==> inputs of job 5526 <==
Design SP, start of the top module:
module SP(
	clk,
	rst_n,
	in_valid,
	in_data,
	in_mode,
	out_valid,
	out_data
);
clock: 7.31 ns
lec_check: 0
abc_area: 1
cap_margin: 35
cell_pad_in_sites_detail_placement: 1
core_margin: 6
core_utilization: 40
cts_cluster_diameter: 275
cts_cluster_size: 100
gpl_routability_driven: 0
gpl_timing_driven: 0
hold_slack_margin: 0.18
max_routing_layer: met4
place_density: 0.77
setup_slack_margin: -0.53
slew_margin: 20
run.sh (not shown) runs the stock make flow with config.mk's settings and CLKGATE_MAP_FILE=.
==> inputs of job 656, as changes to job 5526 <==
==> flow/config.mk (replaced) <==
export PLATFORM = sky130hd
export DESIGN_NAME = SP
export DESIGN_NICKNAME = SP
export VERILOG_FILES = /design/flow/design.v
export SDC_FILE = /design/flow/constraint.sdc
export NUM_CORES = 4
export LEC_CHECK = 0
export CAP_MARGIN = 20
export CORE_MARGIN = 2
export CORE_UTILIZATION = 72
export CTS_CLUSTER_SIZE = 72
export PLACE_DENSITY_LB_ADDON = 0.0
export SETUP_SLACK_MARGIN = 2.19
export SLEW_MARGIN = 20
==> flow/constraint.sdc (replaced) <==
create_clock -name core_clock -period 7.66 [get_ports {clk}]
set_input_delay 1.5320 -clock core_clock [delete_from_list [all_inputs] [get_ports {clk}]]
set_output_delay 1.5320 -clock core_clock [all_outputs]
set_load 0.01 [all_outputs]
==> results.rst <==
Physical design figures
=======================

.. list-table::
   :header-rows: 1

   * - Metric
     - Value
   * - Run status
     - stopped before the end
   * - Stage where the flow stopped
     - global routing (5_1_grt)
   * - Stop Error
     - [ERROR GRT-0116] Global routing finished with congestion. Check the congestion regions in the DRC Viewer.
   * - Detail Placement HPWL
     - 345200 µm
   * - Chip Footprint
     - 0.2106 mm²
   * - Post-synthesis cell type count
     - 71
   * - Fraction of the mapped netlist area in simple logic gates
     - 18.79%
   * - Placement Cell Area
     - 0.08373 mm²
   * - H-tree Lvls
     - 1
   * - Global routing usage on met1
     - 69.61%
   * - Cell total in the yosys stat output
     - 10880
The numbers above come from job 5526.

==> results.rst <==
Implementation results
======================

.. list-table::
   :header-rows: 1

   * - Metric
     - Value
   * - Run status
     - complete, but fails checks
   * - Violated checks
     - setup timing
   * - Fraction of the mapped netlist area in simple logic gates
     - 16.31%
   * - Total of endpoints with negative setup slack in the final report
     - 17
   * - Final setup margin
     - -0.1473 ns
   * - Post-synthesis cell type count
     - 108
The numbers above come from job 656.


* * *

==> run F: inputs <==
Starting RTL as in the previous note.
Settings: LEC_CHECK=0, CAP_MARGIN=20, CELL_PAD_IN_SITES_DETAIL_PLACEMENT=0, CORE_ASPECT_RATIO=0.67, CORE_MARGIN=2, CORE_UTILIZATION=62, CTS_CLUSTER_SIZE=28, HOLD_SLACK_MARGIN=0.22, PLACE_DENSITY_LB_ADDON=0.04, SLEW_MARGIN=20, TNS_END_PERCENT=60; clock period 11.9 ns.
==> inputs of run E, as changes to run F <==
==> flow/config.mk (replaced) <==
export PLATFORM = sky130hd
export DESIGN_NAME = SP
export DESIGN_NICKNAME = SP
export VERILOG_FILES = /design/flow/design.v
export SDC_FILE = /design/flow/constraint.sdc
export NUM_CORES = 4
export LEC_CHECK = 0
export CAP_MARGIN = 20
export CORE_MARGIN = 2
export CORE_UTILIZATION = 40
export SETUP_SLACK_MARGIN = 2.45
export SLEW_MARGIN = 20
==> flow/constraint.sdc (replaced) <==
create_clock -name core_clock -period 8.62 [get_ports {clk}]
set_input_delay 1.7240 -clock core_clock [delete_from_list [all_inputs] [get_ports {clk}]]
set_output_delay 1.7240 -clock core_clock [all_outputs]
set_load 0.01 [all_outputs]
==> qor summary <==
                                                                                        run F                    run E
Run status                                                            complete, no violations  complete, no violations
Placed Instance Area                                                                79900 um2                82000 um2
Delay of the slowest cell on the worst path                                           0.58 ns                  0.57 ns
Dpl ws                                                                                2.63 ns                 0.433 ns
Sequential portion of the cell area                                                     16.8%                    15.7%
Achievable clock frequency                                                          0.109 GHz                0.134 GHz
Final critical-path required period                                                   9.21 ns                  7.46 ns
Met3 layer wire length in the routed design                                           39.0 mm                  21.5 mm
Number of fill cells in the layout                                                      10500                    18700
Power per Cell Area                                                                155 nW/um2               227 nW/um2
Worst Setup SP                                                                        c[4][6]         mul_out_s0[2][3]
H-tree depth reported by CTS                                                                2                        3
Metal2 WL                                                                              101 mm                   122 mm
Share of final layout cell area taken by clock buffers and inverters                    2.54%                    2.64%
Power dissipated by switching net loads                                               6.37 mW                  9.65 mW
Total Routed Length                                                                    263 mm                   270 mm

* * *

==> run a <==
SP again, from the RTL that the note above started with.
## SP
module SP(
	clk,
	rst_n,
	in_valid,
	in_data,
	in_mode,
	out_valid,
	out_data
);
clock: 9.0 ns
lec_check: 0
abc_area: 1
cap_margin: 35
cell_pad_in_sites_global_placement: 2
core_aspect_ratio: 0.55
core_margin: 2
core_utilization: 40
cts_cluster_size: 25
gpl_routability_driven: 0
gpl_timing_driven: 0
hold_slack_margin: 0.08
max_routing_layer: met4
slew_margin: 0
==> run b (differences from run a) <==
Settings changed: ABC_AREA 1 to default, CAP_MARGIN 35 to 20, CELL_PAD_IN_SITES_DETAIL_PLACEMENT from default to 0, CELL_PAD_IN_SITES_GLOBAL_PLACEMENT 2 to default, CORE_ASPECT_RATIO 0.55 to 0.67, CORE_UTILIZATION 40 to 70, CTS_CLUSTER_SIZE 25 to 28, GPL_ROUTABILITY_DRIVEN 0 to default, GPL_TIMING_DRIVEN 0 to default, HOLD_SLACK_MARGIN 0.08 to default, MAX_ROUTING_LAYER met4 to default, PLACE_DENSITY_LB_ADDON from default to 0.0, SETUP_SLACK_MARGIN from default to 2.11, SLEW_MARGIN 0 to 20, TNS_END_PERCENT from default to 60.
==> flow/constraint.sdc (replaced) <==
create_clock -name core_clock -period 7.44 [get_ports {clk}]
set_input_delay 1.4880 -clock core_clock [delete_from_list [all_inputs] [get_ports {clk}]]
set_output_delay 1.4880 -clock core_clock [all_outputs]
set_load 0.01 [all_outputs]
==> comparison <==
- In sequential cell count, run a and run b do not differ.
- Against run b, the hold slack of run a is lower by 0.0020 ns.
- Between run a and run b, the lower maximum frequency is in run a (gap 13%, measured against run b).
- Against run b, the final area of run a is smaller by about 4%.
- In run a the sequential share of layout area is higher than in run b, by 0.51 points.
- In run a the count of clock-buffer cells in the layout is lower than in run b, by 8.
- Against run a, the critical path depth of run b is higher by 10.
- Combinational power: run a is smaller than run b (about 14%).
- Run b ran to the end with violations: setup timing. Run a produced a clean layout.
==> figures <==
quantity                                                     run a            run b
Post-Syn Area                                            79900 um2        78200 um2
Clk slew on worst S/H paths                                0.07 ns          0.08 ns
Result of the run                         timing/DRC/antenna clean  failed layout checks
Reasons for failing layout checks                                -     setup timing
Post-synthesis cell count from yosys                         10882             9102
Number of iterations in the first detailed-routing pass          7               11
Routed metal-1 wire length                               178000 um        108000 um
Mux share of post-synthesis cell area                      0.0266%            3.40%
Achievable clock frequency                                 114 MHz          131 MHz
Met2 routing resource usage after global routing             43.2%            65.4%
Global Route met3 Usage                                      14.3%            23.4%
Worst IR drop on VDD                                        309 uV          1780 uV
Max Clock Skew                                           0.0831 ns        0.0719 ns
Transition time at the pin with the least slew margin      1.13 ns          1.26 ns
Number of nets at the end of the flow                        12770            11304
Pin count of the biggest net entering global routing           109              171
Chip Width                                                  607 um           412 um
Routed length on met2                                    125000 um        114000 um
Storage cell area                                        13800 um2        14000 um2

* * *

==> v20 <==
SP again, from the RTL that the note above started with.
// SP
module SP(
	clk,
	rst_n,
	in_valid,
	in_data,
	in_mode,
	out_valid,
	out_data
);
input clk, rst_n, in_valid;
input [2:0] in_mode;
input [8:0] in_data;
output reg out_valid;
output reg [8:0] out_data;
integer i;
genvar idx;
parameter STATE_IDLE = 3'd0 ;
parameter STATE_MInv = 3'd1 ;
parameter STATE_MMul = 3'd2 ;
parameter STATE_Sort = 3'd3 ;
parameter STATE_Sum  = 3'd4 ;
parameter STATE_OUTPT= 3'd5 ;
reg [2:0] current_state, next_state;
reg [2:0] data_cnt;
reg [2:0] mode;
reg [8:0] a[0:5], b[0:5], c[0:5], d[0:5], e[0:5];
wire [8:0] next_c, next_e;
reg has_sent_b;
wire out_valid_b;
wire [8:0] next_b;
reg has_sent_mod;
reg [1:0] mm_stage;
wire [17:0] mul_in_s0[0:2], mul_in_s1[0:2];
reg [17:0] mul_in[0:2];
wire mul_out_valid[0:2];
wire [8:0] mul_out[0:2];
reg is_mod_finish[0:2];
wire is_all_mod_finish;
reg  [8:0] mul_out_s0[0:2], mul_out_s1[0:2];
reg flag_sort1, flag_sort2;
wire [8:0] next_d0, next_d1, next_d2, next_d3, next_d4, next_d5;
always @(posedge clk or negedge rst_n) begin
	if (!rst_n) 	current_state <= STATE_IDLE ;
	else 			current_state <= next_state ;
end
always @(*) begin
	next_state = current_state ;
	case(current_state)
		STATE_IDLE: begin
			if (data_cnt==6) begin
				if (mode[0]==1) 		next_state = STATE_MInv ;
				else if (mode[1]==1)	next_state = STATE_MMul ;
				else if (mode[2]==1)	next_state = STATE_Sort ;
				else 					next_state = STATE_Sum ;
			end
		end
		STATE_MInv: begin
			if (data_cnt==6) begin
				if (mode[1]==1)			next_state = STATE_MMul ;
				else if (mode[2]==1)	next_state = STATE_Sort ;
				else 					next_state = STATE_Sum ;
			end
		end
		STATE_MMul: begin
			if (mm_stage==3 && is_all_mod_finish==1) begin
  ...
clock: 7.95 ns
lec_check: 0
cap_margin: 20
cell_pad_in_sites_detail_placement: 0
core_aspect_ratio: 0.67
core_margin: 2
core_utilization: 70
cts_cluster_size: 28
hold_slack_margin: 0.22
place_density_lb_addon: 0.04
setup_slack_margin: 2.11
slew_margin: 20
tns_end_percent: 60
==> v34 (differences from v20) <==
CAP_MARGIN = 0   (was 20)
CELL_PAD_IN_SITES_DETAIL_PLACEMENT = not set   (was 0)
CORE_ASPECT_RATIO = not set   (was 0.67)
CORE_UTILIZATION = 72   (was 70)
CTS_CLUSTER_SIZE = not set   (was 28)
HOLD_SLACK_MARGIN = not set   (was 0.22)
MAX_ROUTING_LAYER = met4   (was not set)
PLACE_DENSITY = 0.63   (was not set)
PLACE_DENSITY_LB_ADDON = not set   (was 0.04)
SETUP_SLACK_MARGIN = not set   (was 2.11)
TNS_END_PERCENT = not set   (was 60)
==> flow/constraint.sdc (replaced) <==
create_clock -name core_clock -period 8.32 [get_ports {clk}]
set_input_delay 1.6640 -clock core_clock [delete_from_list [all_inputs] [get_ports {clk}]]
set_output_delay 1.6640 -clock core_clock [all_outputs]
set_load 0.01 [all_outputs]
==> results <==
Of v20 and v34, v20 has the higher global-route usage (gap 3.5 points).
Between v34 and v20, the lower sequential power is in v34 (gap about 2%, measured against v20).
Setup slack: v20 is worse than v34 (0.10 ns).
Of v20 and v34, v34 has the higher count of clock-buffer cells in the layout (gap 13).
Of v34 and v20, v34 has the higher clock power (gap about 7%, measured against v20).
Clock skew: v20 is higher than v34 (0.032 ns).
In synthesized area, v34 and v20 do not differ.
In synthesized cell count, v34 and v20 do not differ.
Between v20 and v34, the lower routed wire length is in v34 (gap about 22%, measured against v34).
Power is estimated from default activity; no workload was simulated.
